**flow/config.mk**
```make
export PLATFORM = sky130hd
export DESIGN_NAME = chip_to_symbol
export DESIGN_NICKNAME = chip_to_symbol
export VERILOG_FILES = /design/flow/design.v
export SDC_FILE = /design/flow/constraint.sdc
export NUM_CORES = 4
export LEC_CHECK = 0
export CAP_MARGIN = 20
export CORE_MARGIN = 2
export CORE_UTILIZATION = 72
export CTS_CLUSTER_DIAMETER = 397
export CTS_CLUSTER_SIZE = 31
export PLACE_DENSITY_LB_ADDON = 0.01
export SLEW_MARGIN = 20
```
**flow/constraint.sdc**
```tcl
create_clock -name core_clock -period 4.87 [get_ports {i_clk}]
set_input_delay 0.9740 -clock core_clock [delete_from_list [all_inputs] [get_ports {i_clk}]]
set_output_delay 0.9740 -clock core_clock [all_outputs]
set_load 0.01 [all_outputs]
```
**flow/design.v**
```verilog
module chip_to_symbol 
(
input logic         i_clk,
input logic         i_rst_n,
input logic         i_stream,
input logic         i_stream_valid,
output logic [3:0]  o_symbol,
output logic        o_symbol_valid       
);
logic [4:0] r_bit_counter;
logic [31:0] r_received_chip;
logic [5:0] s_ones_counter[15:0];
logic	[31:0]	chip_values [15:0];  
initial 
begin
	chip_values[0] 		=  32'b11011001110000110101001000101110;
	chip_values[8] 		=  32'b11101101100111000011010100100010;
	chip_values[4] 		=  32'b00101110110110011100001101010010;
	chip_values[12] 	=  32'b00100010111011011001110000110101;
	chip_values[2] 		=  32'b01010010001011101101100111000011;
	chip_values[10] 	=  32'b00110101001000101110110110011100;
	chip_values[6] 		=  32'b11000011010100100010111011011001;
	chip_values[14] 	=  32'b10011100001101010010001011101101;
	chip_values[1] 		=  32'b10001100100101100000011101111011;
	chip_values[9] 		=  32'b10111000110010010110000001110111;
	chip_values[5] 		=  32'b01111011100011001001011000000111;
	chip_values[13] 	=  32'b01110111101110001100100101100000;
	chip_values[3]		=  32'b00000111011110111000110010010110;
	chip_values[11]		=  32'b01100000011101111011100011001001;
	chip_values[7] 		=  32'b10010110000001110111101110001100;
	chip_values[15] 	=  32'b11001001011000000111011110111000;
end
always_ff@(posedge i_clk , negedge i_rst_n)
begin
    if(!i_rst_n)
    begin
        r_bit_counter <= 'd0;
    end
    else if(r_bit_counter=='d31) 
    begin
        r_bit_counter <= 'd0;
    end
    else if(i_stream_valid)
    begin
        r_bit_counter <= r_bit_counter + 'd1;
    end
end
always_ff@(posedge i_clk , negedge i_rst_n)
begin
    if(!i_rst_n)
    begin
        r_received_chip <= 'd0;
		for(int i = 0 ; i<16 ; i++)
        begin
			s_ones_counter[i] <= 'd0;
		end
    end
	else if (r_bit_counter==31)
	begin
		for(int i = 0 ; i<16 ; i++)
        begin
			s_ones_counter[i] <= 'd0;
		end
	end
    else if(i_stream_valid)
    begin
        r_received_chip[r_bit_counter]<= i_stream;
        for(int i = 0 ; i<16 ; i++)
        begin
            s_ones_counter[i] <= s_ones_counter[i] + (i_stream ~^ chip_values[i][r_bit_counter]);
        end
    end    
end
	always@(*)
		begin
			if((s_ones_counter[0]>=s_ones_counter[1]) && (s_ones_counter[0]>=s_ones_counter[2]) && (s_ones_counter[0]>=s_ones_counter[3]) && (s_ones_counter[0]>=s_ones_counter[4]) && (s_ones_counter[0]>=s_ones_counter[5]) && (s_ones_counter[0]>=s_ones_counter[6]) && (s_ones_counter[0]>=s_ones_counter[7]) && (s_ones_counter[0]>=s_ones_counter[8]) && (s_ones_counter[0]>=s_ones_counter[9]) && (s_ones_counter[0]>=s_ones_counter[10]) && (s_ones_counter[0]>=s_ones_counter[11]) && (s_ones_counter[0]>=s_ones_counter[12]) && (s_ones_counter[0]>=s_ones_counter[13]) && (s_ones_counter[0]>=s_ones_counter[14]) && (s_ones_counter[0]>=s_ones_counter[15]) ) 
			begin
				o_symbol = 'd0;
			end
			else if((s_ones_counter[1]>=s_ones_counter[0]) && (s_ones_counter[1]>=s_ones_counter[2]) && (s_ones_counter[1]>=s_ones_counter[3]) && (s_ones_counter[1]>=s_ones_counter[4]) && (s_ones_counter[1]>=s_ones_counter[5]) && (s_ones_counter[1]>=s_ones_counter[6]) && (s_ones_counter[1]>=s_ones_counter[7]) && (s_ones_counter[1]>=s_ones_counter[8]) && (s_ones_counter[1]>=s_ones_counter[9]) && (s_ones_counter[1]>=s_ones_counter[10]) && (s_ones_counter[1]>=s_ones_counter[11]) && (s_ones_counter[1]>=s_ones_counter[12]) && (s_ones_counter[1]>=s_ones_counter[13]) && (s_ones_counter[1]>=s_ones_counter[14]) && (s_ones_counter[1]>=s_ones_counter[15]) ) 
			begin
				o_symbol = 'd1;
			end
			else if((s_ones_counter[2]>=s_ones_counter[0]) && (s_ones_counter[2]>=s_ones_counter[1]) && (s_ones_counter[2]>=s_ones_counter[3]) && (s_ones_counter[2]>=s_ones_counter[4]) && (s_ones_counter[2]>=s_ones_counter[5]) && (s_ones_counter[2]>=s_ones_counter[6]) && (s_ones_counter[2]>=s_ones_counter[7]) && (s_ones_counter[2]>=s_ones_counter[8]) && (s_ones_counter[2]>=s_ones_counter[9]) && (s_ones_counter[2]>=s_ones_counter[10]) && (s_ones_counter[2]>=s_ones_counter[11]) && (s_ones_counter[2]>=s_ones_counter[12]) && (s_ones_counter[2]>=s_ones_counter[13]) && (s_ones_counter[2]>=s_ones_counter[14]) && (s_ones_counter[2]>=s_ones_counter[15]) ) 
			begin
				o_symbol = 'd2;
			end
			else if((s_ones_counter[3]>=s_ones_counter[0]) && (s_ones_counter[3]>=s_ones_counter[1]) && (s_ones_counter[3]>=s_ones_counter[2]) && (s_ones_counter[3]>=s_ones_counter[4]) && (s_ones_counter[3]>=s_ones_counter[5]) && (s_ones_counter[3]>=s_ones_counter[6]) && (s_ones_counter[3]>=s_ones_counter[7]) && (s_ones_counter[3]>=s_ones_counter[8]) && (s_ones_counter[3]>=s_ones_counter[9]) && (s_ones_counter[3]>=s_ones_counter[10]) && (s_ones_counter[3]>=s_ones_counter[11]) && (s_ones_counter[3]>=s_ones_counter[12]) && (s_ones_counter[3]>=s_ones_counter[13]) && (s_ones_counter[3]>=s_ones_counter[14]) && (s_ones_counter[3]>=s_ones_counter[15]) ) 
			begin
				o_symbol = 'd3;
			end
			else if((s_ones_counter[4]>=s_ones_counter[0]) && (s_ones_counter[4]>=s_ones_counter[1]) && (s_ones_counter[4]>=s_ones_counter[2]) && (s_ones_counter[4]>=s_ones_counter[3]) && (s_ones_counter[4]>=s_ones_counter[5]) && (s_ones_counter[4]>=s_ones_counter[6]) && (s_ones_counter[4]>=s_ones_counter[7]) && (s_ones_counter[4]>=s_ones_counter[8]) && (s_ones_counter[4]>=s_ones_counter[9]) && (s_ones_counter[4]>=s_ones_counter[10]) && (s_ones_counter[4]>=s_ones_counter[11]) && (s_ones_counter[4]>=s_ones_counter[12]) && (s_ones_counter[4]>=s_ones_counter[13]) && (s_ones_counter[4]>=s_ones_counter[14]) && (s_ones_counter[4]>=s_ones_counter[15]) ) 
			begin
				o_symbol = 'd4;
			end
			else if((s_ones_counter[5]>=s_ones_counter[0]) && (s_ones_counter[5]>=s_ones_counter[1]) && (s_ones_counter[5]>=s_ones_counter[2]) && (s_ones_counter[5]>=s_ones_counter[3]) && (s_ones_counter[5]>=s_ones_counter[4]) && (s_ones_counter[5]>=s_ones_counter[6]) && (s_ones_counter[5]>=s_ones_counter[7]) && (s_ones_counter[5]>=s_ones_counter[8]) && (s_ones_counter[5]>=s_ones_counter[9]) && (s_ones_counter[5]>=s_ones_counter[10]) && (s_ones_counter[5]>=s_ones_counter[11]) && (s_ones_counter[5]>=s_ones_counter[12]) && (s_ones_counter[5]>=s_ones_counter[13]) && (s_ones_counter[5]>=s_ones_counter[14]) && (s_ones_counter[5]>=s_ones_counter[15]) ) 
			begin
				o_symbol = 'd5;
			end
			else if((s_ones_counter[6]>=s_ones_counter[0]) && (s_ones_counter[6]>=s_ones_counter[1]) && (s_ones_counter[6]>=s_ones_counter[2]) && (s_ones_counter[6]>=s_ones_counter[3]) && (s_ones_counter[6]>=s_ones_counter[4]) && (s_ones_counter[6]>=s_ones_counter[5]) && (s_ones_counter[6]>=s_ones_counter[7]) && (s_ones_counter[6]>=s_ones_counter[8]) && (s_ones_counter[6]>=s_ones_counter[9]) && (s_ones_counter[6]>=s_ones_counter[10]) && (s_ones_counter[6]>=s_ones_counter[11]) && (s_ones_counter[6]>=s_ones_counter[12]) && (s_ones_counter[6]>=s_ones_counter[13]) && (s_ones_counter[6]>=s_ones_counter[14]) && (s_ones_counter[6]>=s_ones_counter[15]) ) 
			begin
				o_symbol = 'd6;
			end
			else if((s_ones_counter[7]>=s_ones_counter[0]) && (s_ones_counter[7]>=s_ones_counter[1]) && (s_ones_counter[7]>=s_ones_counter[2]) && (s_ones_counter[7]>=s_ones_counter[3]) && (s_ones_counter[7]>=s_ones_counter[4]) && (s_ones_counter[7]>=s_ones_counter[5]) && (s_ones_counter[7]>=s_ones_counter[6]) && (s_ones_counter[7]>=s_ones_counter[8]) && (s_ones_counter[7]>=s_ones_counter[9]) && (s_ones_counter[7]>=s_ones_counter[10]) && (s_ones_counter[7]>=s_ones_counter[11]) && (s_ones_counter[7]>=s_ones_counter[12]) && (s_ones_counter[7]>=s_ones_counter[13]) && (s_ones_counter[7]>=s_ones_counter[14]) && (s_ones_counter[7]>=s_ones_counter[15]) ) 
			begin
				o_symbol = 'd7;
			end
			else if((s_ones_counter[8]>=s_ones_counter[0]) && (s_ones_counter[8]>=s_ones_counter[1]) && (s_ones_counter[8]>=s_ones_counter[2]) && (s_ones_counter[8]>=s_ones_counter[3]) && (s_ones_counter[8]>=s_ones_counter[4]) && (s_ones_counter[8]>=s_ones_counter[5]) && (s_ones_counter[8]>=s_ones_counter[6]) && (s_ones_counter[8]>=s_ones_counter[7]) && (s_ones_counter[8]>=s_ones_counter[9]) && (s_ones_counter[8]>=s_ones_counter[10]) && (s_ones_counter[8]>=s_ones_counter[11]) && (s_ones_counter[8]>=s_ones_counter[12]) && (s_ones_counter[8]>=s_ones_counter[13]) && (s_ones_counter[8]>=s_ones_counter[14]) && (s_ones_counter[8]>=s_ones_counter[15]) ) 
			begin
				o_symbol = 'd8;
			end
			else if((s_ones_counter[9]>=s_ones_counter[0]) && (s_ones_counter[9]>=s_ones_counter[1]) && (s_ones_counter[9]>=s_ones_counter[2]) && (s_ones_counter[9]>=s_ones_counter[3]) && (s_ones_counter[9]>=s_ones_counter[4]) && (s_ones_counter[9]>=s_ones_counter[5]) && (s_ones_counter[9]>=s_ones_counter[6]) && (s_ones_counter[9]>=s_ones_counter[7]) && (s_ones_counter[9]>=s_ones_counter[8]) && (s_ones_counter[9]>=s_ones_counter[10]) && (s_ones_counter[9]>=s_ones_counter[11]) && (s_ones_counter[9]>=s_ones_counter[12]) && (s_ones_counter[9]>=s_ones_counter[13]) && (s_ones_counter[9]>=s_ones_counter[14]) && (s_ones_counter[9]>=s_ones_counter[15]) ) 
			begin
				o_symbol = 'd9;
			end
			else if((s_ones_counter[10]>=s_ones_counter[0]) && (s_ones_counter[10]>=s_ones_counter[1]) && (s_ones_counter[10]>=s_ones_counter[2]) && (s_ones_counter[10]>=s_ones_counter[3]) && (s_ones_counter[10]>=s_ones_counter[4]) && (s_ones_counter[10]>=s_ones_counter[5]) && (s_ones_counter[10]>=s_ones_counter[6]) && (s_ones_counter[10]>=s_ones_counter[7]) && (s_ones_counter[10]>=s_ones_counter[8]) && (s_ones_counter[10]>=s_ones_counter[9]) && (s_ones_counter[10]>=s_ones_counter[11]) && (s_ones_counter[10]>=s_ones_counter[12]) && (s_ones_counter[10]>=s_ones_counter[13]) && (s_ones_counter[10]>=s_ones_counter[14]) && (s_ones_counter[10]>=s_ones_counter[15]) ) 
			begin
				o_symbol = 'd10;
			end
			else if((s_ones_counter[11]>=s_ones_counter[0]) && (s_ones_counter[11]>=s_ones_counter[1]) && (s_ones_counter[11]>=s_ones_counter[2]) && (s_ones_counter[11]>=s_ones_counter[3]) && (s_ones_counter[11]>=s_ones_counter[4]) && (s_ones_counter[11]>=s_ones_counter[5]) && (s_ones_counter[11]>=s_ones_counter[6]) && (s_ones_counter[11]>=s_ones_counter[7]) && (s_ones_counter[11]>=s_ones_counter[8]) && (s_ones_counter[11]>=s_ones_counter[9]) && (s_ones_counter[11]>=s_ones_counter[10]) && (s_ones_counter[11]>=s_ones_counter[12]) && (s_ones_counter[11]>=s_ones_counter[13]) && (s_ones_counter[11]>=s_ones_counter[14]) && (s_ones_counter[11]>=s_ones_counter[15]) ) 
			begin
				o_symbol = 'd11;
			end
			else if((s_ones_counter[12]>=s_ones_counter[0]) && (s_ones_counter[12]>=s_ones_counter[1]) && (s_ones_counter[12]>=s_ones_counter[2]) && (s_ones_counter[12]>=s_ones_counter[3]) && (s_ones_counter[12]>=s_ones_counter[4]) && (s_ones_counter[12]>=s_ones_counter[5]) && (s_ones_counter[12]>=s_ones_counter[6]) && (s_ones_counter[12]>=s_ones_counter[7]) && (s_ones_counter[12]>=s_ones_counter[8]) && (s_ones_counter[12]>=s_ones_counter[9]) && (s_ones_counter[12]>=s_ones_counter[10]) && (s_ones_counter[12]>=s_ones_counter[11]) && (s_ones_counter[12]>=s_ones_counter[13]) && (s_ones_counter[12]>=s_ones_counter[14]) && (s_ones_counter[12]>=s_ones_counter[15]) ) 
			begin
				o_symbol = 'd12;
			end
			else if((s_ones_counter[13]>=s_ones_counter[0]) && (s_ones_counter[13]>=s_ones_counter[1]) && (s_ones_counter[13]>=s_ones_counter[2]) && (s_ones_counter[13]>=s_ones_counter[3]) && (s_ones_counter[13]>=s_ones_counter[4]) && (s_ones_counter[13]>=s_ones_counter[5]) && (s_ones_counter[13]>=s_ones_counter[6]) && (s_ones_counter[13]>=s_ones_counter[7]) && (s_ones_counter[13]>=s_ones_counter[8]) && (s_ones_counter[13]>=s_ones_counter[9]) && (s_ones_counter[13]>=s_ones_counter[10]) && (s_ones_counter[13]>=s_ones_counter[11]) && (s_ones_counter[13]>=s_ones_counter[12]) && (s_ones_counter[13]>=s_ones_counter[15]) && (s_ones_counter[13]>=s_ones_counter[14]) ) 
			begin
				o_symbol = 'd13;
			end
			else if((s_ones_counter[14]>=s_ones_counter[0]) && (s_ones_counter[14]>=s_ones_counter[1]) && (s_ones_counter[14]>=s_ones_counter[2]) && (s_ones_counter[14]>=s_ones_counter[3]) && (s_ones_counter[14]>=s_ones_counter[4]) && (s_ones_counter[14]>=s_ones_counter[5]) && (s_ones_counter[14]>=s_ones_counter[6]) && (s_ones_counter[14]>=s_ones_counter[7]) && (s_ones_counter[14]>=s_ones_counter[8]) && (s_ones_counter[14]>=s_ones_counter[9]) && (s_ones_counter[14]>=s_ones_counter[10]) && (s_ones_counter[14]>=s_ones_counter[11]) && (s_ones_counter[14]>=s_ones_counter[12]) && (s_ones_counter[14]>=s_ones_counter[13]) && (s_ones_counter[14]>=s_ones_counter[15]) ) 
			begin
				o_symbol = 'd14;
			end
			else
				begin
				o_symbol = 'd15;
				end
			end
assign o_symbol_valid = (r_bit_counter==31);  
endmodule
```
**flow/run.sh**
```bash
#!/bin/bash
# the make line also repeats each setting of config.mk as NAME=value (left out here)
make -C /OpenROAD-flow-scripts/flow DESIGN_CONFIG=/design/flow/config.mk WORK_HOME=/design/flow/orfs CLKGATE_MAP_FILE= finish
```
==> results.yml, run 1 <==
# physical design summary
run:
  cap_violations: 0
  warning_count: 32
floorplanning:
  design.portCount: 9
  chip_width_um: 186
  initial_utilization: 0.733
  core_region_area_um2: 32500
  num_rows: 66
  die_area_um2: 34600
  die_y_um: 186
critical_path:
  endpoint: "o_symbol[0]"
  timing.critical_path.buf_inv: 4
  setup.reg_to_reg.worst_slack_ns: 0.50
  cp_top_family: "AND-OR/OR-AND gates"
  worst-setup-path-type: "reg2out"
  crit_path_max_fanout: 5
  timing.critical_path.arrival_ns: 4.27
  endpoint_kind: "primary output"
  slowest_delay_ns: 1.11
  critical_path.slowest_cell: "a22oi_1"
  timing.critical_path.from: "s_ones_counter[1][3]"
  timing.critical_path.required_ns: 3.90
  path_depth: 14
  path_cells: "clkinvlp_4 -> buf_4 -> ha_1 -> and4_4 -> o21ai_0 -> a22oi_1 -> nor3_1 -> nand2_1 -> nor4_1 -> buf_4 -> o21a_1 -> o2111ai_1 -> nand2_1 -> dlygate4sd2_1"
  regToRegStartpoint: "r_bit_counter[2]"
  r2r_end: "s_ones_counter[5][4]"
  critical_path.startpoint_type: "flip-flop"
  r2r_cells: 12
cts:
  clock_pin_transition_on_the_worst_setup_and_hold_timing_paths_ns: 0.08
  cts-htree-levels: 3
  clk_path_buf_depth: 2
  cts-buffers-inserted: 9
  cts_sinks: 101
  cts_root_buf: "clkbuf_16"
  tritoncts: "done"
  clock_latency_ns: 0.41
logic_synthesis:
  synth_seq_share: 0.106
  ys.warnings.count: 2
  yosys.area.top_type: "ha_1"
  synth.cellmix.simpleShare: 0.193
  post_synth_inst_count: 2887
  ys_sh_xor: 0.0279
  number_of_cells_in_the_yosys_synthesis_report: 2887
  synthesis.area_um2: 23800
  top_logic_kind: "adder cells"
  synth.cells.most_frequent: "ha_1 (761), a21oi_1 (285), nor2_1 (189)"
  netlist.area_leader.share: 0.400
  synth_dominant_cell_count: "ha_1"
  synth-seq-cells: 101
  yosys-top-cells-area: "ha_1 (40%), dfrtp_1 (11%), a21oi_1 (6.0%), o21ai_0 (3.4%), nor2_1 (3.0%)"
  synthArstFlopShare: 1.00
  synth.yosys.chip_area_um2: 23800
  synthFlopType: "dfrtp_1"
  floorplan.nets: 3652
  enable_flop_cells: 0
  ys_sh_aoi: 0.225
  ys_sh_adder: 0.400
  mux_share: 0.0156
  netlist-cell-type-count: 72
  mean_instance_size_in_the_synthesized_netlist_um2: 8.26
grt:
  grt_first_pass_wirelength_um: 150000
  globalRoute.totalOverflow: 0
  number_of_antenna_violations_at_the_first_check_in_global_routing: 4
  grt_max_degree: 69
  grt_util_all_layers: 0.578
  first_global_vias: 26700
route:
  drt_wl_total_um: 107000
  antenna_violating_nets_post_route: 0
  dr.first_iter.drc_count: 4667
  wire_per_inst_um: 29.7
  drc: 0
  via_per_inst: 7.80
  firstDrtPassIters: 22
  number_of_vias_after_detailed_routing: 28200
final_timing:
  worst-slew-pin-transition_ns: 1.44
  period_used_share: 1.08
  final-hold-violation-count: 0
  timing.final.ws_setup_ns: -0.375
  number_of_pins_with_negative_max_slew_slack_in_the_final_report: 0
  worst_clock_skew_ns: 0.0231
  setup_viol_count_final: 4
  fmax_mhz: 191
  max_slew_margin: 0.0418
  finalWorstPathRequiredPeriod_ns: 5.24
  fin_hold_ws_ns: 0.517
  grt_setup_unrepaired: "yes"
status:
  run_status: "finished with violations"
  so.violations: "setup timing"
finish:
  synthToLayoutAreaGrowth_pct: 15.7
  layout.nets: 3927
  fill_cells: 1853
  multi_input_comb_area_um2: 20900
  register_area_um2: 2580
placement:
  place_worst_setup_slack_ns: 0.0710
  routability_congestion: 1.09
  detailedPlacementHpwl_um: 75000
  quantity_of_i_o_buffers_inserted_on_ports: 8
worst_hold_path:
  min_path_type: "in2async"
cell type report:
| class | instances | share of cell area |
|---|---|---|
| diodes | 4 | 0.000363 |
| multi-input cells | 2574 | 0.758 |
| clock buffers | 9 | 0.00817 |
| repair buffers | 297 | 0.0901 |
| well taps | 442 | 0.0201 |
| flip-flops and latches | 101 | 0.0935 |
| clock inverters | 7 | 0.00204 |
| inverters | 179 | 0.0282 |
metal layers:
layer | routed length, um | GRT usage | vias to the layer above
li1 | - | - | 11600
met1 | 34900 | 0.656 | 12800
met2 | 41100 | 0.823 | 2699
met3 | 18100 | 0.231 | 1163
met4 | 13100 | 0.528 | 8
met5 | 196 | 0.0415 | -
through the flow:
stage	TNS (ns)	std cells	instance area (um2)	util
after floorplan	0	2887	23800	-
after detailed placement	0	3510	26000	0.799
after global routing	-1.64	3610	27600	0.847
after CTS	0	3572	26900	0.828
after global placement	0	3510	26000	0.799
final	-1.01	3613	27600	0.847
repair_timing:
item	4_1_cts	5_1_grt
buffers inserted	46	37
pin swaps	4	10
setup endpoints to repair	4	4
hold buffers	0	0
resized	85	73
==> inputs of run 2 (changes only) <==
ABC_AREA = 1   (was unset)
CTS_CLUSTER_DIAMETER = 203   (was 397)
HOLD_SLACK_MARGIN = 0.3   (was unset)
SETUP_SLACK_MARGIN = 1.11   (was unset)
clock period = 4.42 ns   (was 4.87 ns; I/O delays follow)
==> run 2 against run 1 <==
Still fails the layout checks on setup timing. Non-clock buffer count is 37 lower. Sequential share of layout area is 0.26 points higher. Setup slack worse by 0.59 ns. Register-to-register slack better by 0.17 ns. Cell area is 4.1% lower. Die size is 5.0% lower. Final cell count is 4.7% higher. Hold slack worse by 0.035 ns. Synthesized cell count is 8.5% higher. Highest routed layer unchanged.
==> results.yml, run 2 <==
# physical design summary
final_timing:
  fmax_mhz: 186
  finalWorstPathRequiredPeriod_ns: 5.39
  number_of_pins_with_negative_max_slew_slack_in_the_final_report: 0
  period_used_share: 1.22
  worst-slew-pin-transition_ns: 1.22
  worst_clock_skew_ns: 0.0259
  fin_hold_ws_ns: 0.481
  setup_viol_count_final: 4
  setup_tns_ns: -3.70
  final-hold-violation-count: 0
  grt_setup_unrepaired: "yes"
  max_slew_margin: 0.188
  timing.final.ws_setup_ns: -0.969
grt:
  globalRoute.totalOverflow: 0
  grt_first_pass_wirelength_um: 143000
  grt_util_all_layers: 0.571
  first_global_vias: 26000
  number_of_antenna_violations_at_the_first_check_in_global_routing: 15
  grt_max_degree: 80
floorplanning:
  chip_width_um: 181
  die_area_um2: 32900
  design.portCount: 9
  core_region_area_um2: 30700
  num_rows: 64
  initial_utilization: 0.736
  die_y_um: 181
critical_path:
  critical_path.most_common_cell: "nand2_1"
  cp_top_family: "simple AND/OR/NAND/NOR gates"
  critical_path.startpoint_type: "flip-flop"
  crit_path_max_fanout: 6
  timing.critical_path.from: "s_ones_counter[6][3]"
  path_cells: "clkinvlp_4 -> buf_12 -> ha_1 -> nand2_1 -> nor2_1 -> o21ai_1 -> and3_1 -> inv_1 -> nand2_1 -> nand4_1 -> nor3_1 -> o2111ai_2 -> nand2_2 -> nand2_1 -> nand2_1 -> nand2_1 -> nand2_1 -> a21oi_2 -> buf_2"
  endpoint: "o_symbol[0]"
  slowest_delay_ns: 0.95
  r2r_cells: 14
  timing.critical_path.arrival_ns: 4.51
  timing.critical_path.required_ns: 3.54
  r2r_end: "s_ones_counter[6][3]"
  worst-setup-path-type: "reg2out"
  regToRegStartpoint: "r_bit_counter[1]"
  critical_path.slowest_cell: "dfrtp_1"
  setup.reg_to_reg.worst_slack_ns: 0.67
  endpoint_kind: "primary output"
  timing.critical_path.buf_inv: 4
  path_depth: 19
cts:
  clk_path_buf_depth: 2
  tritoncts: "done"
  cts_sinks: 101
  post_cts_hold_buffer_count: 0
  cts-buffers-inserted: 9
  clock_pin_transition_on_the_worst_setup_and_hold_timing_paths_ns: 0.10
  cts-htree-levels: 3
  cts_root_buf: "clkbuf_16"
  clock_latency_ns: 0.41
worst_hold_path:
  timing.hold.worst_path_depth: 1
  min_from: "s_ones_counter[15][2]"
  min_path_type: "reg2reg"
  worstHoldEndpoint: "s_ones_counter[15][2]"
logic_synthesis:
  synth_seq_share: 0.112
  ys_sh_xor: 0.00619
  synthFlopType: "dfrtp_1"
  mean_instance_size_in_the_synthesized_netlist_um2: 7.23
  yosys.area.top_type: "ha_1"
  synthesis.area_um2: 22600
  ys_sh_adder: 0.421
  netlist.area_leader.share: 0.421
  synth.cells.most_frequent: "ha_1 (761), nand2_1 (523), inv_1 (370)"
  ys.warnings.count: 2
  post_synth_inst_count: 3131
  ys_sh_aoi: 0.161
  synth.cellmix.simpleShare: 0.233
  synth_dominant_cell_count: "ha_1"
  enable_flop_cells: 0
  synthArstFlopShare: 1.00
  synth.yosys.chip_area_um2: 22600
  number_of_cells_in_the_yosys_synthesis_report: 3131
  top_logic_kind: "adder cells"
  synth-seq-cells: 101
  mux_share: 0.000885
  floorplan.nets: 3896
  yosys-top-cells-area: "ha_1 (42%), dfrtp_1 (11%), nand2_1 (8.7%), inv_1 (6.1%), nand3_1 (5.4%)"
  netlist-cell-type-count: 50
route:
  wire_per_inst_um: 27.2
  drt_wl_total_um: 103000
  antenna_violating_nets_post_route: 0
  firstDrtPassIters: 23
  number_of_vias_after_detailed_routing: 27500
  via_per_inst: 7.28
  dr.first_iter.drc_count: 4271
  drc: 0
placement:
  quantity_of_i_o_buffers_inserted_on_ports: 8
  place_worst_setup_slack_ns: -0.0871
  detailedPlacementHpwl_um: 67900
  detailed_place.area_um2: 24700
  routability_congestion: 1.03
finish:
  fill_cells: 1750
  layout.nets: 4143
  synthToLayoutAreaGrowth_pct: 16.9
  postLayoutCellArea_um2: 26500
run:
  warning_count: 33
  cap_violations: 0
status:
  run_status: "finished with violations"
  so.violations: "setup timing"
-- run 2: per-stage QoR --
step	util	instances
floorplan	-	3131
global placement	0.803	3694
detailed placement	0.803	3694
CTS	0.833	3747
global route	0.860	3780
finish	0.860	3782
-- run 2: final cells by class --
cell class	instances	area, um2	area share
inverters	375	1490	0.0565
multi-input cells	2631	19200	0.726
repair buffers	260	2390	0.0902
clock inverters	7	92.6	0.00350
diodes	3	7.51	0.000284
clock buffers	9	225	0.00851
flip-flops and latches	101	2540	0.0961
well taps	396	495	0.0187
-- run 2: timing repair --
item,in CTS,in global routing
setup buffers,37,32
endpoints found under the setup margin,7,26
pin swaps,14,58
hold endpoints to repair,0,0
resized,77,143
-- run 2: layer usage --
metal  up-vias  track usage  wire length [um]
met1     12300        0.632             32400
met3      1157        0.234             18500
li1      11500            -                 -
met5         -       0.0104               462
met2      2574        0.833             38900
met4        18        0.524             12800
==> inputs of run 3 (changes only) <==
ABC_AREA = unset   (was 1)
CAP_MARGIN = 15   (was 20)
CTS_CLUSTER_DIAMETER = 353   (was 203)
CTS_CLUSTER_SIZE = unset   (was 31)
HOLD_SLACK_MARGIN = -0.09   (was 0.3)
PLACE_DENSITY_LB_ADDON = unset   (was 0.01)
SETUP_SLACK_MARGIN = unset   (was 1.11)
TNS_END_PERCENT = 5   (was unset)
clock period = 4.49 ns   (was 4.42 ns; I/O delays follow)
==> run 3 against run 2 <==
The layout still fails its checks (setup timing). Sequential cell count unchanged. Final cell count shrank 3.6%. First-iteration DRC count down 14%. Non-clock buffer count is 70 higher. Register-to-register slack lost 0.25 ns.
==> results.yml, run 3 <==
# physical design summary
cts:
  clk_path_buf_depth: 2
  cts-buffers-inserted: 9
  cts-htree-levels: 3
  tritoncts: "done"
  cts_sinks: 101
  clock_pin_transition_on_the_worst_setup_and_hold_timing_paths_ns: 0.08
  post_cts_hold_buffer_count: 0
  clock_latency_ns: 0.42
  cts_root_buf: "clkbuf_16"
floorplanning:
  initial_utilization: 0.733
  num_rows: 66
  core_region_area_um2: 32500
  die_area_um2: 34600
  design.portCount: 9
  die_y_um: 186
  chip_width_um: 186
placement:
  detailed_place.area_um2: 26700
  routability_congestion: 1.06
  quantity_of_i_o_buffers_inserted_on_ports: 8
  detailedPlacementHpwl_um: 74300
route:
  drt_wl_total_um: 100000
  wire_per_inst_um: 27.5
  drc: 0
  number_of_vias_after_detailed_routing: 27400
  dr.first_iter.drc_count: 3668
  via_per_inst: 7.51
  antenna_violating_nets_post_route: 0
  firstDrtPassIters: 10
final_timing:
  timing.final.ws_setup_ns: -0.259
  worst-slew-pin-transition_ns: 0.924
  final-hold-violation-count: 0
  grt_setup_unrepaired: "yes"
  worst_clock_skew_ns: 0.0139
  fmax_mhz: 211
  setup_viol_count_final: 4
  number_of_pins_with_negative_max_slew_slack_in_the_final_report: 0
  max_slew_margin: 0.384
  period_used_share: 1.06
  finalWorstPathRequiredPeriod_ns: 4.75
  fin_hold_ws_ns: 0.575
  setup_tns_ns: -0.866
critical_path:
  timing.critical_path.required_ns: 3.59
  worst-setup-path-type: "reg2out"
  slowest_delay_ns: 0.66
  critical_path.slowest_cell: "o21ai_0"
  timing.critical_path.arrival_ns: 3.85
  endpoint: "o_symbol[0]"
  regToRegStartpoint: "r_bit_counter[1]"
  crit_path_max_fanout: 9
  setup.reg_to_reg.worst_slack_ns: 0.42
  timing.critical_path.from: "s_ones_counter[8][0]"
  timing.critical_path.buf_inv: 3
  critical_path.most_common_cell: "o2111ai_1"
  path_depth: 13
  r2r_end: "s_ones_counter[5][5]"
  path_cells: "inv_1 -> buf_12 -> ha_1 -> nand2b_1 -> a21oi_1 -> o21ai_0 -> and3_1 -> o2111ai_1 -> a211oi_1 -> a41oi_2 -> o2111ai_1 -> nand2_1 -> clkbuf_2"
  critical_path.startpoint_type: "flip-flop"
  r2r_cells: 13
  cp_top_family: "AND-OR/OR-AND gates"
  endpoint_kind: "primary output"
logic_synthesis:
  synthArstFlopShare: 1.00
  synth.cells.most_frequent: "ha_1 (761), a21oi_1 (285), nor2_1 (189)"
  ys_sh_xor: 0.0279
  synth.yosys.chip_area_um2: 23800
  ys_sh_aoi: 0.225
  yosys.area.top_type: "ha_1"
  synth_seq_share: 0.106
  netlist.area_leader.share: 0.400
  floorplan.nets: 3652
  synthFlopType: "dfrtp_1"
  mean_instance_size_in_the_synthesized_netlist_um2: 8.26
  top_logic_kind: "adder cells"
  synth_dominant_cell_count: "ha_1"
  ys.warnings.count: 2
  netlist-cell-type-count: 72
  synth-seq-cells: 101
  yosys-top-cells-area: "ha_1 (40%), dfrtp_1 (11%), a21oi_1 (6.0%), o21ai_0 (3.4%), nor2_1 (3.0%)"
  number_of_cells_in_the_yosys_synthesis_report: 2887
  ys_sh_adder: 0.400
  mux_share: 0.0156
  post_synth_inst_count: 2887
  synthesis.area_um2: 23800
  synth.cellmix.simpleShare: 0.193
  enable_flop_cells: 0
run:
  warning_count: 35
  cap_violations: 0
worst_hold_path:
  min_path_type: "reg2reg"
  timing.hold.worst_path_depth: 2
  worstHoldEndpoint: "s_ones_counter[15][4]"
  min_from: "s_ones_counter[15][4]"
status:
  run_status: "finished with violations"
  so.violations: "setup timing"
grt:
  top_usage_layer: "met2"
  first_global_vias: 26800
  grt_max_degree: 68
  groute.layer.met3.usage: 0.269
  globalRoute.totalOverflow: 0
  number_of_antenna_violations_at_the_first_check_in_global_routing: 9
  global_route.usage.met2: 0.823
  grt_util_all_layers: 0.575
  grt_first_pass_wirelength_um: 149000
  grt_use_met1: 0.624
finish:
  finalCoreUtilization: 0.859
  layout.nets: 3960
  postLayoutCellArea_um2: 28000
  synthToLayoutAreaGrowth_pct: 17.3
run 3: through the flow:
stage          setup slack (ns)  cells
2_1_floorplan             0.793   2887
3_3_place_gp            -0.0829   3574
3_5_place_dp             -0.228   3574
4_1_cts                 -0.0331   3630
5_1_grt                  -0.270   3642
6_report                 -0.259   3647
run 3: timing repair:
item	4_1_cts	5_1_grt
cloned	0	0
gates resized	86	64
pin swaps	12	33
setup endpoints to repair	4	4
buffers inserted	40	13
run 3: metal layers:
metal | share of wire | wire length (um)
met1 | 0.34 | 33700
met2 | 0.40 | 39800
met3 | 0.15 | 15400
met4 | 0.11 | 11200
met5 | 0.0011 | 109
run 3: final cells by class:
cell class	count	area (um2)
timing repair buffer	330	2830
sequential	101	2540
inverter	179	717
multi-input combinational	2574	21000
clock inverter	6	86.3
antenna	5	12.5
fill	1927	4580
clock buffer	10	229
tap	442	553
==> inputs of run 4 (changes only) <==
ABC_AREA = 1   (was unset)
CAP_MARGIN = 20   (was 15)
CORE_UTILIZATION = 61   (was 72)
CTS_CLUSTER_DIAMETER = 236   (was 353)
CTS_CLUSTER_SIZE = 97   (was unset)
HOLD_SLACK_MARGIN = unset   (was -0.09)
TNS_END_PERCENT = 15   (was 5)
clock period = 10.0 ns   (was 4.49 ns; I/O delays follow)
==> run 4 against run 3 <==
Core utilization fell by 21 points. Setup slack better by 3.3 ns. Critical path depth is 1 higher. Sequential cell count stayed put. Register-to-register slack better by 5.5 ns. The run now finishes clean. Critical endpoint is now o_symbol[3].
==> results.yml, run 4 <==
# physical design summary
status:
  run_status: "finished clean"
logic_synthesis:
  ys_sh_adder: 0.421
  mean_instance_size_in_the_synthesized_netlist_um2: 7.23
  yosys.area.top_type: "ha_1"
  floorplan.nets: 3896
  synth_seq_share: 0.112
  ys_sh_xor: 0.00619
  synth.cells.most_frequent: "ha_1 (761), nand2_1 (523), inv_1 (370)"
  ys_sh_aoi: 0.161
  synthArstFlopShare: 1.00
  netlist.area_leader.share: 0.421
  enable_flop_cells: 0
  synthesis.area_um2: 22600
  synth.cellmix.simpleShare: 0.233
  netlist-cell-type-count: 50
  synth-seq-cells: 101
  synthFlopType: "dfrtp_1"
  yosys-top-cells-area: "ha_1 (42%), dfrtp_1 (11%), nand2_1 (8.7%), inv_1 (6.1%), nand3_1 (5.4%)"
  post_synth_inst_count: 3131
  mux_share: 0.000885
  number_of_cells_in_the_yosys_synthesis_report: 3131
  synth_dominant_cell_count: "ha_1"
  ys.warnings.count: 2
  top_logic_kind: "adder cells"
  synth.yosys.chip_area_um2: 22600
worst_hold_path:
  min_path_type: "reg2reg"
  timing.hold.worst_path_depth: 1
  min_from: "s_ones_counter[15][2]"
  worstHoldEndpoint: "s_ones_counter[15][2]"
critical_path:
  endpoint: "o_symbol[3]"
  timing.critical_path.from: "s_ones_counter[0][5]"
  endpoint_kind: "primary output"
  crit_path_max_fanout: 14
  timing.critical_path.arrival_ns: 4.92
  critical_path.slowest_cell: "a2111oi_1"
  timing.critical_path.required_ns: 8.00
  regToRegStartpoint: "r_bit_counter[2]"
  r2r_cells: 11
  slowest_delay_ns: 0.80
  path_depth: 14
  critical_path.startpoint_type: "flip-flop"
  r2r_end: "s_ones_counter[7][5]"
  timing.critical_path.buf_inv: 3
  cp_top_family: "simple AND/OR/NAND/NOR gates"
  path_cells: "inv_1 -> ha_1 -> nand2_1 -> nor2_1 -> o21ai_0 -> and3_1 -> inv_1 -> nand2_1 -> nand4_1 -> a2111oi_1 -> nand3b_1 -> nand3_1 -> nor3_1 -> clkdlybuf4s50_1"
  setup.reg_to_reg.worst_slack_ns: 5.96
  worst-setup-path-type: "reg2out"
final_timing:
  fmax_mhz: 145
  worst-slew-pin-transition_ns: 1.25
  finalWorstPathRequiredPeriod_ns: 6.92
  period_used_share: 0.692
  fin_hold_ws_ns: 0.473
  setup_viol_count_final: 0
  number_of_pins_with_negative_max_slew_slack_in_the_final_report: 0
  timing.final.ws_setup_ns: 3.08
  worst_clock_skew_ns: 0.0152
  final-hold-violation-count: 0
  max_slew_margin: 0.167
  grt_setup_unrepaired: "no"
  setup_tns_ns: 0
cts:
  cts_root_buf: "clkbuf_16"
  tritoncts: "done"
  post_cts_hold_buffer_count: 0
  cts-htree-levels: 3
  post_cts.repair.setup_buffers: 0
  cts-buffers-inserted: 9
  clk_path_buf_depth: 2
  clock_pin_transition_on_the_worst_setup_and_hold_timing_paths_ns: 0.09
  cts_sinks: 101
  clock_latency_ns: 0.41
  post_cts_resize_count: 0
placement:
  place_worst_setup_slack_ns: 3.49
  quantity_of_i_o_buffers_inserted_on_ports: 8
  detailed_place.area_um2: 23400
  detailedPlacementHpwl_um: 64600
  routability_congestion: 1.04
finish:
  postLayoutCellArea_um2: 23700
  layout.nets: 3917
  synthToLayoutAreaGrowth_pct: 4.83
floorplanning:
  die_area_um2: 38600
  design.portCount: 9
  chip_width_um: 197
  num_rows: 70
  initial_utilization: 0.618
  die_y_um: 197
  core_region_area_um2: 36600
run:
  warning_count: 33
  cap_violations: 0
route:
  antenna_violating_nets_post_route: 0
  dr.first_iter.drc_count: 2259
  wire_per_inst_um: 24.5
  drt_wl_total_um: 88900
  firstDrtPassIters: 6
  via_per_inst: 6.53
  drc: 0
  number_of_vias_after_detailed_routing: 23700
grt:
  grt_max_degree: 81
  grt_util_all_layers: 0.459
  number_of_antenna_violations_at_the_first_check_in_global_routing: 0
  first_global_vias: 22500
  grt_first_pass_wirelength_um: 132000
  globalRoute.totalOverflow: 0
## run 4: final cells by class
class                           instances  area, um2
Timing Repair Buffer                   34        273
Sequential cell                       101       2530
Clock inverter                          7       92.6
Inverter                              375       1410
Antenna cell                            1       2.50
Multi-Input combinational cell       2631      18600
Clock buffer                            9        225
Fill cell                            3305      12900
Tap cell                              468        586
## run 4: per-layer routing
metal / share of wire / global-route usage
met1: 0.38 / 0.559
met2: 0.42 / 0.705
met4: 0.089 / 0.352
met3: 0.11 / 0.103
met5: 0 / 0
## run 4: per-stage QoR
stage / std cells / util
2_1_floorplan: 3131 / -
3_3_place_gp: 3609 / 0.639
3_5_place_dp: 3609 / 0.639
4_1_cts: 3625 / 0.648
5_1_grt: 3625 / 0.648
6_report: 3626 / 0.648
==> inputs of run 5 (changes only) <==
ABC_AREA = 0   (was 1)
CELL_PAD_IN_SITES_DETAIL_PLACEMENT = 0   (was unset)
CELL_PAD_IN_SITES_GLOBAL_PLACEMENT = 2   (was unset)
CORE_ASPECT_RATIO = 0.5   (was unset)
CORE_UTILIZATION = 49   (was 61)
CTS_CLUSTER_DIAMETER = 245   (was 236)
CTS_CLUSTER_SIZE = 94   (was 97)
GPL_TIMING_DRIVEN = 1   (was unset)
HOLD_SLACK_MARGIN = 0.29   (was unset)
PLACE_DENSITY = 0.5   (was unset)
SLEW_MARGIN = 35   (was 20)
TNS_END_PERCENT = 20   (was 15)
clock period = 4.49 ns   (was 10.0 ns; I/O delays follow)
==> run 5 against run 4 <==
Now fails the layout checks on setup timing. Final cell count is 8.1% higher. Non-clock buffer count is 365 higher. Largest cell class unchanged. Wire length is 17% higher. Hold slack worse by 0.042 ns. Register-to-register slack worse by 5.3 ns. Setup slack worse by 3.1 ns. Area after synthesis is 5.3% higher. First-iteration DRC count is 24% higher. Critical endpoint unchanged. Sequential share of layout area is 2.0 points lower. Count of clock-buffer cells in the layout is 1 higher. Critical path depth is 1 higher. Cell area is 24% higher.
==> results.yml, run 5 <==
# physical design summary
critical_path:
  timing.critical_path.arrival_ns: 3.63
  endpoint: "o_symbol[3]"
  critical_path.startpoint_type: "flip-flop"
  timing.critical_path.from: "s_ones_counter[2][2]"
  crit_path_max_fanout: 4
  r2r_end: "s_ones_counter[4][4]"
  setup.reg_to_reg.worst_slack_ns: 0.63
  regToRegStartpoint: "r_bit_counter[0]"
  path_depth: 15
  timing.critical_path.required_ns: 3.59
  critical_path.slowest_cell: "dfrtp_1"
  timing.critical_path.buf_inv: 6
  endpoint_kind: "primary output"
  slowest_delay_ns: 0.41
  r2r_cells: 14
  worst-setup-path-type: "reg2out"
  cp_top_family: "buffers and inverters"
  path_cells: "clkinvlp_4 -> buf_12 -> buf_4 -> ha_1 -> o21a_1 -> o31ai_1 -> a21oi_1 -> nor2b_1 -> nor3_1 -> buf_4 -> nand4_1 -> o2111ai_2 -> buf_4 -> and4b_1 -> buf_2"
  critical_path.most_common_cell: "buf_4"
floorplanning:
  initial_utilization: 0.494
  die_y_um: 160
  chip_width_um: 316
  core_region_area_um2: 48300
  design.portCount: 9
  num_rows: 57
  die_area_um2: 50500
placement:
  quantity_of_i_o_buffers_inserted_on_ports: 8
  detailedPlacementHpwl_um: 83100
  routability_congestion: 1.03
  detailed_place.area_um2: 27800
route:
  dr.first_iter.drc_count: 2798
  antenna_violating_nets_post_route: 0
  number_of_vias_after_detailed_routing: 25200
  top_layer: "met5"
  wire_per_inst_um: 26.5
  drc: 0
  firstDrtPassIters: 6
  dr_wl_met3_um: 12600
  drt_wl_total_um: 104000
  via_per_inst: 6.43
  dr_wl_met2_um: 40500
  met1Wirelength_um: 48100
final_timing:
  fmax_mhz: 221
  final-hold-violation-count: 0
  max_slew_margin: 0.374
  period_used_share: 1.01
  fin_hold_ws_ns: 0.431
  worst-slew-pin-transition_ns: 0.939
  grt_setup_unrepaired: "yes"
  timing.final.ws_setup_ns: -0.0387
  worst_clock_skew_ns: 0.0156
  setup_tns_ns: -0.0802
  setup_viol_count_final: 4
  number_of_pins_with_negative_max_slew_slack_in_the_final_report: 0
  finalWorstPathRequiredPeriod_ns: 4.53
grt:
  globalRoute.totalOverflow: 0
  grt_first_pass_wirelength_um: 148000
  grt_max_degree: 71
  grt_util_all_layers: 0.401
  number_of_antenna_violations_at_the_first_check_in_global_routing: 6
  first_global_vias: 22800
logic_synthesis:
  netlist.area_leader.share: 0.400
  synthFlopType: "dfrtp_1"
  netlist-cell-type-count: 72
  ys.warnings.count: 2
  mean_instance_size_in_the_synthesized_netlist_um2: 8.26
  synthesis.area_um2: 23800
  yosys-top-cells-area: "ha_1 (40%), dfrtp_1 (11%), a21oi_1 (6.0%), o21ai_0 (3.4%), nor2_1 (3.0%)"
  top_logic_kind: "adder cells"
  post_synth_inst_count: 2887
  enable_flop_cells: 0
  synth.cells.most_frequent: "ha_1 (761), a21oi_1 (285), nor2_1 (189)"
  yosys.area.top_type: "ha_1"
  synth.yosys.chip_area_um2: 23800
  synth_seq_share: 0.106
  mux_share: 0.0156
  ys_sh_adder: 0.400
  number_of_cells_in_the_yosys_synthesis_report: 2887
  synth.cellmix.simpleShare: 0.193
  synth-seq-cells: 101
  ys_sh_aoi: 0.225
  synth_dominant_cell_count: "ha_1"
  ys_sh_xor: 0.0279
  synthArstFlopShare: 1.00
  floorplan.nets: 3652
finish:
  fill_cells: 4403
  register_area_um2: 2530
  synthToLayoutAreaGrowth_pct: 23.0
  multi_input_comb_area_um2: 21100
  layout.nets: 4029
  postLayoutCellArea_um2: 29300
  finalCoreUtilization: 0.607
cts:
  tritoncts: "done"
  clock_latency_ns: 0.41
  clock_pin_transition_on_the_worst_setup_and_hold_timing_paths_ns: 0.09
  cts-buffers-inserted: 9
  cts_sinks: 101
  cts-htree-levels: 3
  cts_root_buf: "clkbuf_16"
  clk_path_buf_depth: 2
run:
  warning_count: 34
  cap_violations: 0
status:
  run_status: "finished with violations"
  so.violations: "setup timing"
worst_hold_path:
  min_path_type: "in2async"
-- run 5: per-stage QoR --
| step | std cells | setup slack [ns] |
|---|---|---|
| floorplan | 2887 | 0.793 |
| global placement | 3861 | -0.0630 |
| detailed placement | 3861 | -0.112 |
| CTS | 3887 | 0.00642 |
| global route | 3917 | -0.0674 |
| finish | 3921 | -0.0387 |
-- run 5: per-layer routing --
layer / track usage / vias to the layer above
li1: - / 11800
met1: 0.590 / 12100
met2: 0.567 / 1175
met3: 0.116 / 148
met4: 0.0928 / 6
met5: 0 / -
-- run 5: area by class of cell --
class                   count  area share
flip-flops and latches    101      0.0865
clock inverters             5     0.00363
repair buffers            399       0.128
well taps                 649      0.0277
multi-input cells        2574       0.721
diodes                      4    0.000342
inverters                 179      0.0245
clock buffers              10     0.00816
-- run 5: what timing repair did --
action                     in CTS  in global routing
buffers inserted               11                 28
pin swaps                      14                 37
hold buffers                    0                  0
gates cloned                    0                  1
setup endpoints to repair       4                  4
resized                        60                 97
==> inputs of run 6 (changes only) <==
CELL_PAD_IN_SITES_GLOBAL_PLACEMENT = 0   (was 2)
CORE_ASPECT_RATIO = unset   (was 0.5)
CORE_UTILIZATION = 32   (was 49)
CTS_CLUSTER_DIAMETER = unset   (was 245)
CTS_CLUSTER_SIZE = unset   (was 94)
GPL_TIMING_DRIVEN = 0   (was 1)
HOLD_SLACK_MARGIN = unset   (was 0.29)
TNS_END_PERCENT = unset   (was 20)
==> run 6 against run 5 <==
Largest cell class unchanged. Die size up 52%. Synthesized cell count unchanged. Global-route usage down 12 points. Count of clock-buffer cells in the layout up 2. Maximum frequency down 2.0%. Non-clock buffer count down 43. Register-to-register slack better by 0.12 ns. Critical path depth down 3. Sequential share of layout area up 0.54 points. Still fails the layout checks on setup timing.
==> results.yml, run 6 <==
# physical design summary
logic_synthesis:
  ys_sh_aoi: 0.225
  synthFlopType: "dfrtp_1"
  netlist.area_leader.share: 0.400
  ys_sh_adder: 0.400
  yosys.area.top_type: "ha_1"
  synthArstFlopShare: 1.00
  synth-seq-cells: 101
  synthesis.area_um2: 23800
  yosys-top-cells-area: "ha_1 (40%), dfrtp_1 (11%), a21oi_1 (6.0%), o21ai_0 (3.4%), nor2_1 (3.0%)"
  mux_share: 0.0156
  enable_flop_cells: 0
  mean_instance_size_in_the_synthesized_netlist_um2: 8.26
  ys.warnings.count: 2
  number_of_cells_in_the_yosys_synthesis_report: 2887
  synth.yosys.chip_area_um2: 23800
  netlist-cell-type-count: 72
  post_synth_inst_count: 2887
  synth_dominant_cell_count: "ha_1"
  ys_sh_xor: 0.0279
  synth_seq_share: 0.106
  synth.cellmix.simpleShare: 0.193
  top_logic_kind: "adder cells"
  floorplan.nets: 3652
  synth.cells.most_frequent: "ha_1 (761), a21oi_1 (285), nor2_1 (189)"
final_timing:
  timing.final.ws_setup_ns: -0.130
  worst-slew-pin-transition_ns: 0.971
  setup_tns_ns: -0.347
  grt_setup_unrepaired: "yes"
  fin_hold_ws_ns: 0.396
  period_used_share: 1.03
  number_of_pins_with_negative_max_slew_slack_in_the_final_report: 0
  final-hold-violation-count: 0
  setup_viol_count_final: 3
  max_slew_margin: 0.353
  fmax_mhz: 216
  finalWorstPathRequiredPeriod_ns: 4.62
  worst_clock_skew_ns: 0.0152
route:
  number_of_vias_after_detailed_routing: 24900
  drt_wl_total_um: 111000
  firstDrtPassIters: 5
  wire_per_inst_um: 26.4
  antenna_violating_nets_post_route: 0
  via_per_inst: 5.92
  dr.first_iter.drc_count: 2318
  drc: 0
floorplanning:
  num_rows: 100
  die_y_um: 277
  chip_width_um: 277
  core_region_area_um2: 74100
  initial_utilization: 0.322
  die_area_um2: 76700
  design.portCount: 9
cts:
  cts_sinks: 101
  cts-buffers-inserted: 9
  cts_root_buf: "clkbuf_16"
  tritoncts: "done"
  clock_pin_transition_on_the_worst_setup_and_hold_timing_paths_ns: 0.08
  clk_path_buf_depth: 2
  clock_latency_ns: 0.41
  cts-htree-levels: 3
placement:
  detailed_place.area_um2: 25200
  detailedPlacementHpwl_um: 73100
  routability_congestion: 0.945
  dpl.cell_count: 3863
  quantity_of_i_o_buffers_inserted_on_ports: 6
critical_path:
  setup.reg_to_reg.worst_slack_ns: 0.75
  crit_path_max_fanout: 4
  endpoint_kind: "primary output"
  r2r_cells: 16
  path_depth: 12
  slowest_delay_ns: 0.53
  endpoint: "o_symbol[1]"
  timing.critical_path.buf_inv: 3
  worst-setup-path-type: "reg2out"
  timing.critical_path.from: "s_ones_counter[7][4]"
  timing.critical_path.arrival_ns: 3.72
  cp_top_family: "AND-OR/OR-AND gates"
  critical_path.slowest_cell: "nor4bb_4"
  r2r_end: "s_ones_counter[8][4]"
  path_cells: "clkinvlp_4 -> buf_4 -> ha_1 -> nand3_1 -> o31ai_4 -> o21ai_1 -> nor4bb_4 -> o311ai_4 -> o211ai_2 -> a31oi_1 -> nor2_2 -> buf_2"
  critical_path.startpoint_type: "flip-flop"
  timing.critical_path.required_ns: 3.59
  regToRegStartpoint: "r_bit_counter[0]"
finish:
  fill_cells: 7594
  finalCoreUtilization: 0.404
  final-instance-count-excl-fill: 4196
  register_area_um2: 2750
  layout.nets: 3986
  multi_input_comb_area_um2: 21600
  postLayoutCellArea_um2: 29900
  synthToLayoutAreaGrowth_pct: 25.4
grt:
  grt_util_all_layers: 0.280
  globalRoute.totalOverflow: 0
  grt_first_pass_wirelength_um: 158000
  grt_max_degree: 64
  number_of_antenna_violations_at_the_first_check_in_global_routing: 3
  first_global_vias: 23300
status:
  run_status: "finished with violations"
  so.violations: "setup timing"
run:
  cap_violations: 0
  warning_count: 33
worst_hold_path:
  min_path_type: "in2async"
## run 6: final cells by class
class                           count  area share
Multi-Input combinational cell   2574       0.722
Timing Repair Buffer              323       0.101
Sequential cell                   101      0.0919
Tap cell                          969      0.0406
Inverter                          179      0.0310
Clock buffer                       12     0.00791
Buffer                             33     0.00473
Clock inverter                      4     0.00113
Antenna cell                        1   0.0000837
## run 6: per-stage QoR
step | setup WS, ns
floorplan | 0.793
global placement | -2.24
detailed placement | -1.35
CTS | -0.0562
global route | -0.156
finish | -0.130
## run 6: per-layer routing
layer  global-route usage  part of all wire
met1                0.369              0.43
met2                0.440              0.43
met3               0.0377             0.072
met4                0.156             0.063
met5                    0          0.000099
## run 6: what timing repair did
action | 4_1_cts | 5_1_grt
setup endpoints to repair | 4 | 4
gates resized | 322 | 87
gates cloned | 1 | 1
setup buffers | 251 | 63
pin swaps | 58 | 48
hold buffers | 0 | 0
==> inputs of run 7 (changes only) <==
ABC_AREA = unset   (was 0)
CELL_PAD_IN_SITES_DETAIL_PLACEMENT = unset   (was 0)
CELL_PAD_IN_SITES_GLOBAL_PLACEMENT = 2   (was 0)
CORE_MARGIN = 5   (was 2)
CORE_UTILIZATION = 70   (was 32)
CTS_CLUSTER_SIZE = 37   (was unset)
GPL_TIMING_DRIVEN = unset   (was 0)
HOLD_SLACK_MARGIN = 0.14   (was unset)
PLACE_DENSITY = unset   (was 0.5)
PLACE_DENSITY_LB_ADDON = 0.04   (was unset)
SETUP_SLACK_MARGIN = 0.68   (was unset)
SLEW_MARGIN = 20   (was 35)
clock period = 4.99 ns   (was 4.49 ns; I/O delays follow)
==> run 7 against run 6 <==
The flow now stops in global placement without I/O. Die size down 51%. Synthesized cell count unchanged. Area after synthesis unchanged.
==> results.yml, run 7 <==
# generated from flow reports
logic_synthesis:
  yosys-top-cells-area: "ha_1 (40%), dfrtp_1 (11%), a21oi_1 (6.0%), o21ai_0 (3.4%), nor2_1 (3.0%)"
  synthArstFlopShare: 1.00
  synth_dominant_cell_count: "ha_1"
  post_synth_inst_count: 2887
  synth.cellmix.simpleShare: 0.193
  netlist-cell-type-count: 72
  enable_flop_cells: 0
  synth.cells.most_frequent: "ha_1 (761), a21oi_1 (285), nor2_1 (189)"
  floorplan.nets: 3652
  ys_sh_adder: 0.400
  synthFlopType: "dfrtp_1"
  netlist.area_leader.share: 0.400
  top_logic_kind: "adder cells"
  synthesis.area_um2: 23800
  synth.yosys.chip_area_um2: 23800
  mean_instance_size_in_the_synthesized_netlist_um2: 8.26
  synth_seq_share: 0.106
  ys_sh_aoi: 0.225
  yosys.area.top_type: "ha_1"
  number_of_cells_in_the_yosys_synthesis_report: 2887
  ys_sh_xor: 0.0279
  ys.warnings.count: 2
  synth-seq-cells: 101
  mux_share: 0.0156
status:
  toolErrorMsg: "[ERROR FLW-0024] Place density exceeds 1.0 (current PLACE_DENSITY_LB_ADDON =  0.04). Please check if the value of  PLACE_DENSITY_LB_ADDON is between 0 and 0.99."
  run_status: "stopped before the end"
  lastStage: "global placement without I/O"
floorplanning:
  initial_utilization: 0.709
  core_region_area_um2: 33600
  num_rows: 67
  chip_width_um: 195
  die_area_um2: 37800
  die_y_um: 195
==> inputs of run 8 (changes only) <==
ABC_AREA = 0   (was unset)
CAP_MARGIN = 25   (was 20)
CELL_PAD_IN_SITES_DETAIL_PLACEMENT = 0   (was unset)
CELL_PAD_IN_SITES_GLOBAL_PLACEMENT = 0   (was 2)
CORE_ASPECT_RATIO = 1.37   (was unset)
CORE_MARGIN = 2   (was 5)
CORE_UTILIZATION = 29   (was 70)
CTS_CLUSTER_DIAMETER = 245   (was unset)
CTS_CLUSTER_SIZE = 94   (was 37)
GPL_TIMING_DRIVEN = 1   (was unset)
HOLD_SLACK_MARGIN = unset   (was 0.14)
PLACE_DENSITY = 0.41   (was unset)
PLACE_DENSITY_LB_ADDON = unset   (was 0.04)
SETUP_SLACK_MARGIN = unset   (was 0.68)
SLEW_MARGIN = 35   (was 20)
TNS_END_PERCENT = 20   (was unset)
clock period = 4.49 ns   (was 4.99 ns; I/O delays follow)
==> run 8 against run 7 <==
Now fails the layout checks on setup timing. Area after synthesis unchanged. Synthesized cell count did not move. Die size rose by 120%.
==> results.yml, run 8 <==
# physical design summary
logic_synthesis:
  yosys.area.top_type: "ha_1"
  mux_share: 0.0156
  ys_sh_adder: 0.400
  synth-seq-cells: 101
  enable_flop_cells: 0
  mean_instance_size_in_the_synthesized_netlist_um2: 8.26
  synth.yosys.chip_area_um2: 23800
  netlist.area_leader.share: 0.400
  synth_dominant_cell_count: "ha_1"
  number_of_cells_in_the_yosys_synthesis_report: 2887
  synth.cellmix.simpleShare: 0.193
  netlist-cell-type-count: 72
  synthFlopType: "dfrtp_1"
  floorplan.nets: 3652
  synthArstFlopShare: 1.00
  yosys-top-cells-area: "ha_1 (40%), dfrtp_1 (11%), a21oi_1 (6.0%), o21ai_0 (3.4%), nor2_1 (3.0%)"
  ys_sh_aoi: 0.225
  ys.warnings.count: 2
  post_synth_inst_count: 2887
  synth.cells.most_frequent: "ha_1 (761), a21oi_1 (285), nor2_1 (189)"
  ys_sh_xor: 0.0279
  synth_seq_share: 0.106
  top_logic_kind: "adder cells"
  synthesis.area_um2: 23800
critical_path:
  slowest_delay_ns: 0.53
  regToRegStartpoint: "r_bit_counter[0]"
  path_cells: "clkinvlp_4 -> buf_12 -> ha_1 -> nand4_1 -> o21bai_4 -> buf_4 -> nand4_1 -> or4b_1 -> or4b_4 -> buf_6 -> nand4_1 -> a41oi_4 -> buf_2"
  endpoint: "o_symbol[2]"
  crit_path_max_fanout: 3
  timing.critical_path.required_ns: 3.59
  setup.reg_to_reg.worst_slack_ns: 0.81
  critical_path.most_common_cell: "nand4_1"
  endpoint_kind: "primary output"
  timing.critical_path.from: "s_ones_counter[2][5]"
  cp_top_family: "simple AND/OR/NAND/NOR gates"
  critical_path.slowest_cell: "or4b_1"
  r2r_end: "s_ones_counter[4][5]"
  worst-setup-path-type: "reg2out"
  critical_path.startpoint_type: "flip-flop"
  path_depth: 13
  timing.critical_path.arrival_ns: 3.83
  timing.critical_path.buf_inv: 5
  r2r_cells: 12
floorplanning:
  design.portCount: 9
  die_y_um: 340
  chip_width_um: 249
  die_area_um2: 84500
  num_rows: 123
  core_region_area_um2: 81700
  initial_utilization: 0.292
cts:
  clock_latency_ns: 0.45
  post_cts_hold_buffer_count: 0
  tritoncts: "done"
  clock_pin_transition_on_the_worst_setup_and_hold_timing_paths_ns: 0.09
  cts-htree-levels: 3
  clk_path_buf_depth: 2
  cts-buffers-inserted: 9
  cts_root_buf: "clkbuf_16"
  cts_sinks: 101
route:
  antenna_violating_nets_post_route: 0
  wire_per_inst_um: 26.1
  firstDrtPassIters: 8
  drc: 0
  via_per_inst: 5.62
  drt_wl_total_um: 118000
  antenna_cells_inserted: 0
  dr.first_iter.drc_count: 1559
  number_of_vias_after_detailed_routing: 25400
grt:
  first_global_vias: 25500
  number_of_antenna_violations_at_the_first_check_in_global_routing: 0
  grt_max_degree: 72
  globalRoute.totalOverflow: 0
  grt_util_all_layers: 0.276
  grt_first_pass_wirelength_um: 170000
final_timing:
  fmax_mhz: 211
  timing.final.ws_setup_ns: -0.242
  setup_viol_count_final: 4
  finalWorstPathRequiredPeriod_ns: 4.73
  worst_clock_skew_ns: 0.0212
  grt_setup_unrepaired: "yes"
  period_used_share: 1.05
  worst-slew-pin-transition_ns: 0.895
  number_of_pins_with_negative_max_slew_slack_in_the_final_report: 0
  final-hold-violation-count: 0
  max_slew_margin: 0.402
  fin_hold_ws_ns: 0.314
finish:
  register_area_um2: 2530
  synthToLayoutAreaGrowth_pct: 30.3
  layout.nets: 4211
  postLayoutCellArea_um2: 31000
  multi_input_comb_area_um2: 20900
  final-instance-count-excl-fill: 4512
  fill_cells: 8323
placement:
  routability_congestion: 0.949
  detailed_place.area_um2: 30100
  quantity_of_i_o_buffers_inserted_on_ports: 8
  detailedPlacementHpwl_um: 97700
  dpl.cell_count: 4471
  place_worst_setup_slack_ns: -0.587
run:
  cap_violations: 0
  warning_count: 33
status:
  so.violations: "setup timing"
  run_status: "finished with violations"
worst_hold_path:
  min_path_type: "in2async"
-- run 8: metrics by stage --
step | utilization | TNS (ns)
after floorplan | - | 0
after global placement | 0.368 | -1.17
after detailed placement | 0.368 | -1.42
after CTS | 0.378 | -0.672
after global routing | 0.380 | -1.34
final | 0.380 | -0.697
-- run 8: cell type report --
type                       count  share of cell area
clock buffer                   9             0.00726
inverter                     179              0.0231
multi-input combinational   2574               0.672
sequential                   101              0.0815
clock inverter                 6             0.00189
tap                         1062              0.0428
timing repair buffer         581               0.172
-- run 8: metal layers --
| metal | GRT usage | share of wire |
|---|---|---|
| met5 | 0 | 0 |
| met4 | 0.189 | 0.077 |
| met3 | 0.0232 | 0.030 |
| met2 | 0.493 | 0.49 |
| met1 | 0.313 | 0.41 |
-- run 8: what timing repair did --
item | 4_1_cts | 5_1_grt
endpoints found under the setup margin | 4 | 4
pin swaps | 23 | 5
buffers inserted | 21 | 5
gates resized | 91 | 9
